Setup of willow:
Design SUBWAY, start of the top module:
module SUBWAY(
    clk,
    rst_n,
    in_valid,
    init,
    in0,
    in1,
    in2,
    in3,
    out_valid,
    out
);
For scale: ~500 cells after synthesis, ~190 flip-flops, roughly 16 I/O pins, about 7000 um^2 of cells after synthesis.
Settings: LEC_CHECK=0, ABC_AREA=0, CAP_MARGIN=5, CORE_ASPECT_RATIO=0.91, CORE_MARGIN=2, CORE_UTILIZATION=72, CTS_CLUSTER_DIAMETER=359, CTS_CLUSTER_SIZE=59, HOLD_SLACK_MARGIN=0.14, MAX_ROUTING_LAYER=met5, SETUP_SLACK_MARGIN=-0.07, SLEW_MARGIN=20, TNS_END_PERCENT=50; clock period 1.06 ns.
run.sh (not shown) runs the stock make flow with config.mk's settings and CLKGATE_MAP_FILE=.
willow | ERROR | global routing (5_1_grt)
Changes in pepper relative to willow:
Settings: CAP_MARGIN: 5 -> 35; CTS_CLUSTER_DIAMETER: 359 -> 51; CORE_UTILIZATION: 72 -> 67.
--- outcome ---
STATUS run=pepper STAGES=ALL_DONE FINAL_CHECKS=FAILED CAUSE=negative setup slack. willow did not finish; the tool stopped in global routing (5_1_grt) with error DPL-0038. Reported for willow and pepper, number of enable flip-flop cells turned out identical to the last digit. Cell area reported after detailed placement grows slightly when moving from willow to pepper. Between pepper and willow, the synthesized cell count figures differ only marginally. Compared to willow, pepper has fraction of the core area occupied by cells at floorplan 4.6 points lower. From willow to pepper the numbers moved as follows: number of buffers inserted to repair setup after CTS rose 25%; post-placement worst setup slack fell 0.062 ns. Post-synthesis cell area: pepper vs willow identical. pepper against willow: number of buffers added to fix hold violations after cts fell 1; portion of netlist area occupied by mux cells ~0 delta. Going from willow to pepper, die area grows by 760 um^2.
What delta does differently from pepper at the input level:
Settings: CORE_UTILIZATION now 72, was 67; SETUP_SLACK_MARGIN now 0.13, was -0.07; ABC_AREA now 1, was 0; the clock period (ns, I/O delays scaled along) now 1.13, was 1.06.
delta did not finish; a tool error ended it in clock tree synthesis (4_1_cts).
Delta(tally of unique sky130hd cells used after synthesis, delta - pepper) < 0
Measured against each other, pepper and delta differ in effective utilization at floorplan, the lower figure coming from pepper.
Relative to pepper, the chip area from the yosys synthesis statistics of delta is higher by about 3%.
In the tables for pepper and delta, final HPWL from detailed placement reads higher with delta.
Fraction of synthesized area in multiplexers, pepper and delta, higher one = pepper.
X dimension of the die (lower): delta
Relative to pepper, the post-synthesis cell count measured on delta has increased by more than a quarter.
Total standard cell area after synthesis delta (delta − pepper): unfavourable
Synthesized-area fraction occupied by ao, oa, aoi and oai cells ended up 3.4 points higher on delta than on pepper.
Here is what was changed in the inputs of xenon compared with delta.
Settings: CTS_CLUSTER_SIZE: 59 -> 30; HOLD_SLACK_MARGIN: 0.14 -> unset; MIN_ROUTING_LAYER: unset -> met2; SETUP_SLACK_MARGIN: 0.13 -> -0.03; CORE_UTILIZATION: 72 -> 21; the clock period (ns, I/O delays scaled along): 1.13 -> 1.78.
[summary]
clock tree synthesis (4_1_cts): delta exited with error. xenon -> stages 100% | layout checks FAIL | negative setup slack. xenon against delta: die area moved up; pre-CTS setup slack moved up; synthesized cell count level; number of placed instances, taps included moved up. Standard-cell row count for xenon: 30 up relative to delta. Compared with delta, in xenon floorplan utilization went down 54 points, die boundary height went up about 80%.


SUBWAY again, from the RTL that the note above started with.
make LEC_CHECK=0 ABC_AREA=1 CAP_MARGIN=35 CELL_PAD_IN_SITES_DETAIL_PLACEMENT=2 CELL_PAD_IN_SITES_GLOBAL_PLACEMENT=3 CORE_ASPECT_RATIO=0.91 CORE_MARGIN=9 CORE_UTILIZATION=42 CTS_CLUSTER_DIAMETER=301 CTS_CLUSTER_SIZE=12 GPL_ROUTABILITY_DRIVEN=0 MAX_ROUTING_LAYER=met4 MIN_ROUTING_LAYER=met2 SETUP_SLACK_MARGIN=-0.03 SLEW_MARGIN=10 TNS_END_PERCENT=50 finish   # period 3.11 ns
Then changed:
Settings changed: CELL_PAD_IN_SITES_DETAIL_PLACEMENT 2 to unset, CELL_PAD_IN_SITES_GLOBAL_PLACEMENT 3 to unset, CORE_MARGIN 9 to 2, CORE_UTILIZATION 42 to 72, CTS_CLUSTER_DIAMETER 301 to 51, CTS_CLUSTER_SIZE 12 to 32, GPL_ROUTABILITY_DRIVEN 0 to unset, HOLD_SLACK_MARGIN set to -0.01, MAX_ROUTING_LAYER met4 to met5, MIN_ROUTING_LAYER met2 to unset, PLACE_DENSITY set to 0.4, SLEW_MARGIN 10 to 20.
Clock period 3.11 ns to 1.29 ns, I/O delays scaled along.
After rerunning:
- With this change the flow finished with setup timing left
- global-route usage went up by 7.0 points
- register-to-register slack loses 1600 ps
- fmax goes up by 7.6%
- setup slack gets worse by 1600 ps
- total power grows to 2.6 times its value
- wire length goes up by 22%


SUBWAY again, from the RTL that the note above started with.
==> flow/config.mk <==
export PLATFORM = sky130hd
export DESIGN_NAME = SUBWAY
export DESIGN_NICKNAME = SUBWAY
export VERILOG_FILES = /design/flow/design.v
export SDC_FILE = /design/flow/constraint.sdc
export NUM_CORES = 4
export LEC_CHECK = 0
export CAP_MARGIN = 20
export CORE_MARGIN = 2
export CORE_UTILIZATION = 72
export CTS_CLUSTER_SIZE = 30
export HOLD_SLACK_MARGIN = 0.27
export PLACE_DENSITY_LB_ADDON = 0.12
export SETUP_SLACK_MARGIN = 0.59
export SLEW_MARGIN = 20
==> flow/constraint.sdc <==
create_clock -name core_clock -period 1.98 [get_ports {clk}]
set_input_delay 0.3960 -clock core_clock [delete_from_list [all_inputs] [get_ports {clk}]]
set_output_delay 0.3960 -clock core_clock [all_outputs]
set_load 0.01 [all_outputs]
The first run died in 5_1_grt, error DPL-0033.
Edit:
- ABC_AREA: unset -> 1
- CTS_CLUSTER_SIZE: 30 -> 99
- HOLD_SLACK_MARGIN: 0.27 -> unset
- PLACE_DENSITY_LB_ADDON: 0.12 -> unset
- SETUP_SLACK_MARGIN: 0.59 -> unset
- clock period: 1.98 -> 1.55 ns (I/O delays scaled with it)
The new run completed and failed the layout checks on negative setup slack.
Die size is higher by 2.8%.
Area after synthesis climbs by about 3%.
Synthesized cell count rises by 49%.
Edit:
- ABC_AREA: 1 -> unset
- CTS_CLUSTER_SIZE: 99 -> 25
- clock period: 1.55 -> 2.27 ns (I/O delays scaled with it)
The new run finished but fails on negative setup slack.
Maximum frequency went down by 9.4%.
Sequential cell count is unchanged.
Worst setup slack is better by 0.49 ns.
Design area decreases by 3.8%.
Edit:
- ABC_AREA: unset -> 1
- CORE_UTILIZATION: 72 -> 71
- CTS_CLUSTER_SIZE: 25 -> unset
- clock period: 2.27 -> 1.73 ns (I/O delays scaled with it)
The changed run produced a layout that fails on negative setup slack.
Non-clock buffer count falls by 3.
Global-route usage rises by 0.71 points.
Clock skew falls by 0.0031 ns.
Register-to-register slack got worse by 0.17 ns.
Power rises by 27%.
Hold slack improved by 0.0048 ns.
Die area rises by 4.2%.
Synthesized area rises by 3.0%.
Cell count rises by 34%.
Cell area rises by 0.94%.


## run A
Starting RTL as in the previous note.
make LEC_CHECK=0 ABC_AREA=1 CAP_MARGIN=40 CORE_MARGIN=2 CORE_UTILIZATION=72 CTS_CLUSTER_DIAMETER=84 PLACE_DENSITY_LB_ADDON=0.05 SLEW_MARGIN=20 finish   # period 1.52 ns
Final checks on run A, whose flow otherwise completed, came back failing, citing setup timing.
The inputs of run B differ from those of run A as listed below.
Settings: a change of CAP_MARGIN from 40 to 20; a deleted PLACE_DENSITY_LB_ADDON that had been 0.05; a deleted CTS_CLUSTER_DIAMETER that had been 84; a change of CORE_UTILIZATION from 72 to 62; a change of the clock period (ns, I/O delays scaled along) from 1.52 to 1.76.
==> results <==
- [flow] run B | stages: complete | final checks: fail | reason: setup timing
- Run A → run B: maximum clock frequency moved up, slack of the critical path moved up, relative contribution of the clock network to total power moved up, sequential fraction of total cell area moved up, combinational power share moved down.
- Diff run A and run B: number of filler instances in the final layout higher in run B
- Run B does better than run A on via count.
#### Input delta (run C over run B)
Settings: ABC_AREA: 1 -> unset; CORE_UTILIZATION: 62 -> 68; the clock period (ns, I/O delays scaled along): 1.76 -> 1.29.
## What came out
Run C finished every stage; the final checks, however, were not passed, the failures being setup timing. Compared with run B, in run C setup skew after layout ~0 delta, share of power burned in registers -1.6 points, share of synthesized cell area in and, or, nand and nor gates +0.49 points. Logic depth of the worst setup path including buffers down 5 in run C wrt run B.


Starting RTL as in the previous note.
Settings: LEC_CHECK=0, ABC_AREA=1, CAP_MARGIN=20, CORE_MARGIN=2, CORE_UTILIZATION=72, CTS_CLUSTER_DIAMETER=374, CTS_CLUSTER_SIZE=99, SETUP_SLACK_MARGIN=-0.06, SLEW_MARGIN=20, TNS_END_PERCENT=70; clock period 1.55 ns.
The starting point completed, yet does not pass: negative setup slack.
Next try:
- ABC_AREA: 1 -> not set
- CTS_CLUSTER_DIAMETER: 374 -> not set
- CTS_CLUSTER_SIZE: 99 -> 30
- SETUP_SLACK_MARGIN: -0.06 -> not set
- TNS_END_PERCENT: 70 -> not set
- clock period: 1.55 -> 1.98 ns (I/O delays scaled with it)
The new run completed and failed the layout checks on negative setup slack.
Synthesized cell count came out lower by 33%.
Power came out lower by 26%.
Via count came out lower by 27%.
Die area came out lower by 2.8%.
Worst hold slack is better by 0.12 ns.
Wire length came out lower by 30%.
Combinational power came out lower by 44%.
Sequential cell count stays the same.
Design area came out lower by 4.9%.
Next try:
- CTS_CLUSTER_DIAMETER: not set -> 201
- CTS_CLUSTER_SIZE: 30 -> 14
- PLACE_DENSITY_LB_ADDON: not set -> 0.07
- SETUP_SLACK_MARGIN: not set -> 0.57
- Now the flow ended with an error in global routing (DPL-0033)
- synthesized area does not change
- die size is unchanged
- synthesized cell count is unchanged
Next try:
- ABC_AREA: not set -> 1
- CTS_CLUSTER_DIAMETER: 201 -> 160
- CTS_CLUSTER_SIZE: 14 -> not set
- PLACE_DENSITY_LB_ADDON: 0.07 -> not set
- SETUP_SLACK_MARGIN: 0.57 -> not set
- clock period: 1.98 -> 1.37 ns (I/O delays scaled with it)
After rerunning: This time the run finished but fails on negative setup slack; synthesized area goes up by 3.0%; die area goes up by 2.8%; synthesized cell count goes up by 49%.
Next try:
- ABC_AREA: 1 -> not set
- CORE_UTILIZATION: 72 -> 40
- CTS_CLUSTER_DIAMETER: 160 -> not set
- clock period: 1.37 -> 2.5 ns (I/O delays scaled with it)
Outcome: The changed run went through all stages and came out clean. Final area is lower by 9.7%. Worst setup slack gains 0.93 ns. Via count drops by 35%. Non-clock buffer count fell by 49. Total power came out lower by 52%. Maximum frequency drops by 8.9%. Wire length came out lower by 49%. Clock skew is about the same. Cell count decreases by 21%. Hold slack improved by 0.31 ns.
Next try:
- CAP_MARGIN: 20 -> 35
- CELL_PAD_IN_SITES_DETAIL_PLACEMENT: not set -> 1
- CELL_PAD_IN_SITES_GLOBAL_PLACEMENT: not set -> 3
- CORE_ASPECT_RATIO: not set -> 0.5
- CORE_MARGIN: 2 -> 7
- CTS_CLUSTER_DIAMETER: not set -> 239
- CTS_CLUSTER_SIZE: not set -> 98
- PLACE_DENSITY_LB_ADDON: not set -> 0.01
- SETUP_SLACK_MARGIN: not set -> 0.15
- TNS_END_PERCENT: not set -> 10
Sequential cell count is unchanged.
Clock-buffer cell count fell by 1.
Setup slack gets better by 0.029 ns.
Power figures rest on the tool's default switching activity, not on a simulated workload.
